// microP
module microP(
    input clk,
    input reset,
    output [7:0] imem_addr,
    input [16:0] imem_data,
    output [7:0] dmem_addr,
    output [7:0] dmem_wdata,
    output dmem_we,
    input [7:0] dmem_rdata,
    input [7:0] data_in,
    output out_we,
    output [7:0] data_out_col,
    output [7:0] data_out_addr
    );
Size: about 160 flip-flops, ~9600 um^2 of cells after synthesis.
clock: 1.86 ns
lec_check: 0
abc_area: 0
cap_margin: 25
cell_pad_in_sites_global_placement: 0
core_margin: 7
core_utilization: 72
max_routing_layer: met4
min_routing_layer: met1
place_density: 0.59
setup_slack_margin: 0.55
slew_margin: 15
tns_end_percent: 80
run.sh (not shown) runs the stock make flow with config.mk's settings and CLKGATE_MAP_FILE=.
The baseline died in clock tree synthesis (4_1_cts), error DPL-0038.
==> next run, changes <==
==> flow/config.mk (replaced) <==
export PLATFORM = sky130hd
export DESIGN_NAME = microP
export DESIGN_NICKNAME = microP
export VERILOG_FILES = /design/flow/design.v
export SDC_FILE = /design/flow/constraint.sdc
export NUM_CORES = 4
export LEC_CHECK = 0
export CAP_MARGIN = 20
export CORE_MARGIN = 2
export CORE_UTILIZATION = 64
export SLEW_MARGIN = 20
==> flow/constraint.sdc (replaced) <==
create_clock -name core_clock -period 2.5 [get_ports {clk}]
set_input_delay 0.5000 -clock core_clock [delete_from_list [all_inputs] [get_ports {clk}]]
set_output_delay 0.5000 -clock core_clock [all_outputs]
set_load 0.01 [all_outputs]
This time the run died in global routing (5_1_grt) on GRT-0116.
Die size is lower by about 4.6%.
Area after synthesis does not change.
Synthesized cell count stays the same.
==> next run, changes <==
--- a/flow/config.mk
+++ b/flow/config.mk
@@ -9,3 +9,5 @@
 export CORE_MARGIN = 2
-export CORE_UTILIZATION = 64
+export CORE_UTILIZATION = 65
+export CTS_CLUSTER_SIZE = 32
+export PLACE_DENSITY = 0.6
 export SLEW_MARGIN = 20
==> flow/constraint.sdc (replaced) <==
create_clock -name core_clock -period 3.35 [get_ports {clk}]
set_input_delay 0.6700 -clock core_clock [delete_from_list [all_inputs] [get_ports {clk}]]
set_output_delay 0.6700 -clock core_clock [all_outputs]
set_load 0.01 [all_outputs]
The new run stopped in global routing (5_1_grt).
Synthesized cell count stays the same.
Die size went down by about 1.5%.
Area after synthesis stays the same.
==> next run, changes <==
--- a/flow/config.mk
+++ b/flow/config.mk
@@ -10,4 +10,5 @@
 export CORE_UTILIZATION = 65
-export CTS_CLUSTER_SIZE = 32
+export CTS_CLUSTER_SIZE = 41
 export PLACE_DENSITY = 0.6
+export SETUP_SLACK_MARGIN = 0.85
 export SLEW_MARGIN = 20
==> flow/constraint.sdc (replaced) <==
create_clock -name core_clock -period 3.46 [get_ports {clk}]
set_input_delay 0.6920 -clock core_clock [delete_from_list [all_inputs] [get_ports {clk}]]
set_output_delay 0.6920 -clock core_clock [all_outputs]
set_load 0.01 [all_outputs]
Outcome:
- The changed run failed in global routing (5_1_grt)
- synthesized area stays the same
- die area is unchanged
- synthesized cell count does not change
==> next run, changes <==
--- a/flow/config.mk
+++ b/flow/config.mk
@@ -9,6 +9,4 @@
 export CORE_MARGIN = 2
-export CORE_UTILIZATION = 65
-export CTS_CLUSTER_SIZE = 41
+export CORE_UTILIZATION = 40
 export PLACE_DENSITY = 0.6
-export SETUP_SLACK_MARGIN = 0.85
 export SLEW_MARGIN = 20
==> flow/constraint.sdc (replaced) <==
create_clock -name core_clock -period 5.0 [get_ports {clk}]
set_input_delay 1.0000 -clock core_clock [delete_from_list [all_inputs] [get_ports {clk}]]
set_output_delay 1.0000 -clock core_clock [all_outputs]
set_load 0.01 [all_outputs]
What happened: The changed run finished clean; synthesized cell count stays the same; synthesized area stays the same; die area came out higher by 60%.

* * *

Starting RTL as in the previous note.
make LEC_CHECK=0 ABC_AREA=1 CAP_MARGIN=20 CORE_MARGIN=2 CORE_UTILIZATION=65 CTS_CLUSTER_DIAMETER=374 CTS_CLUSTER_SIZE=100 PLACE_DENSITY=0.4 SLEW_MARGIN=20 TNS_END_PERCENT=10 finish   # period 2.5 ns
The first run stopped in global routing (5_1_grt) (GRT-0232).
Next try:
Settings changed: ABC_AREA 1 to not set, CORE_UTILIZATION 65 to 40, CTS_CLUSTER_DIAMETER 374 to not set, CTS_CLUSTER_SIZE 100 to not set, PLACE_DENSITY 0.4 to 0.6, TNS_END_PERCENT 10 to not set.
Clock period 2.5 ns to 4.5 ns, I/O delays scaled along.
=>
- With this change the flow finished clean
- synthesized cell count is lower by a quarter to a third
- area after synthesis fell slightly
- die area goes up by well over a third
Next try:
Settings changed: CORE_UTILIZATION 40 to 65, CTS_CLUSTER_SIZE set to 98.
Clock period 4.5 ns to 5.04 ns, I/O delays scaled along.
What happened: The new run finished clean. Combinational power came out lower by roughly a tenth. Power came out lower by roughly a tenth. Worst setup slack gets better by 0.23 ns. Final area came out lower by a few percent. Wire length came out higher by a little under a tenth. Flip-flop count is unchanged. Cell count came out lower by roughly a tenth. Core utilization came out higher by 29 points. Non-clock buffer count came out lower by 14. Count of clock-buffer cells in the layout is unchanged. Die size came out lower by well over a third.
Next try:
Settings changed: CTS_CLUSTER_SIZE 98 to 33.
Clock period 5.04 ns to 3.34 ns, I/O delays scaled along.
Outcome: The new run stopped in global routing (5_1_grt). Area after synthesis stays the same. Synthesized cell count is unchanged. Die size is unchanged.

* * *

Starting RTL as in the previous note.
clock: 3.51 ns
lec_check: 0
cap_margin: 20
core_margin: 2
core_utilization: 68
cts_cluster_diameter: 104
cts_cluster_size: 37
setup_slack_margin: -0.26
slew_margin: 20
The baseline never finished: it broke off in global routing (5_1_grt) with GRT-0232.
Edit:
- CORE_UTILIZATION: 68 -> 22
- CTS_CLUSTER_DIAMETER: 104 -> default
- CTS_CLUSTER_SIZE: 37 -> default
- PLACE_DENSITY: default -> 0.6
- SETUP_SLACK_MARGIN: -0.26 -> default
- clock period: 3.51 -> 4.5 ns (I/O delays scaled with it)
Result: Now the flow finished with timing, DRC and antenna clean. Synthesized area does not change. Die size increases to 3.0 times its value. Synthesized cell count does not change.
Edit:
- CORE_UTILIZATION: 22 -> 40
- SETUP_SLACK_MARGIN: default -> 0.88
What happened: Clock skew is about the same; setup slack is better by 300 ps; die area came out lower by well over a third; global-route usage rises by 9.8 points; final cell count went down by roughly a tenth; worst hold slack improved by 9.3 ps; count of clock-buffer cells in the layout is unchanged.
Edit:
- CORE_UTILIZATION: 40 -> 71
- CTS_CLUSTER_SIZE: default -> 40
- PLACE_DENSITY: 0.6 -> default
- SETUP_SLACK_MARGIN: 0.88 -> default
- clock period: 4.5 -> 2.01 ns (I/O delays scaled with it)
Result: The changed run never finished: it broke off in clock tree synthesis (4_1_cts) with DPL-0038; die size came out lower by 43%; area after synthesis is unchanged; synthesized cell count is unchanged.
Power and IR drop assume default switching activity.
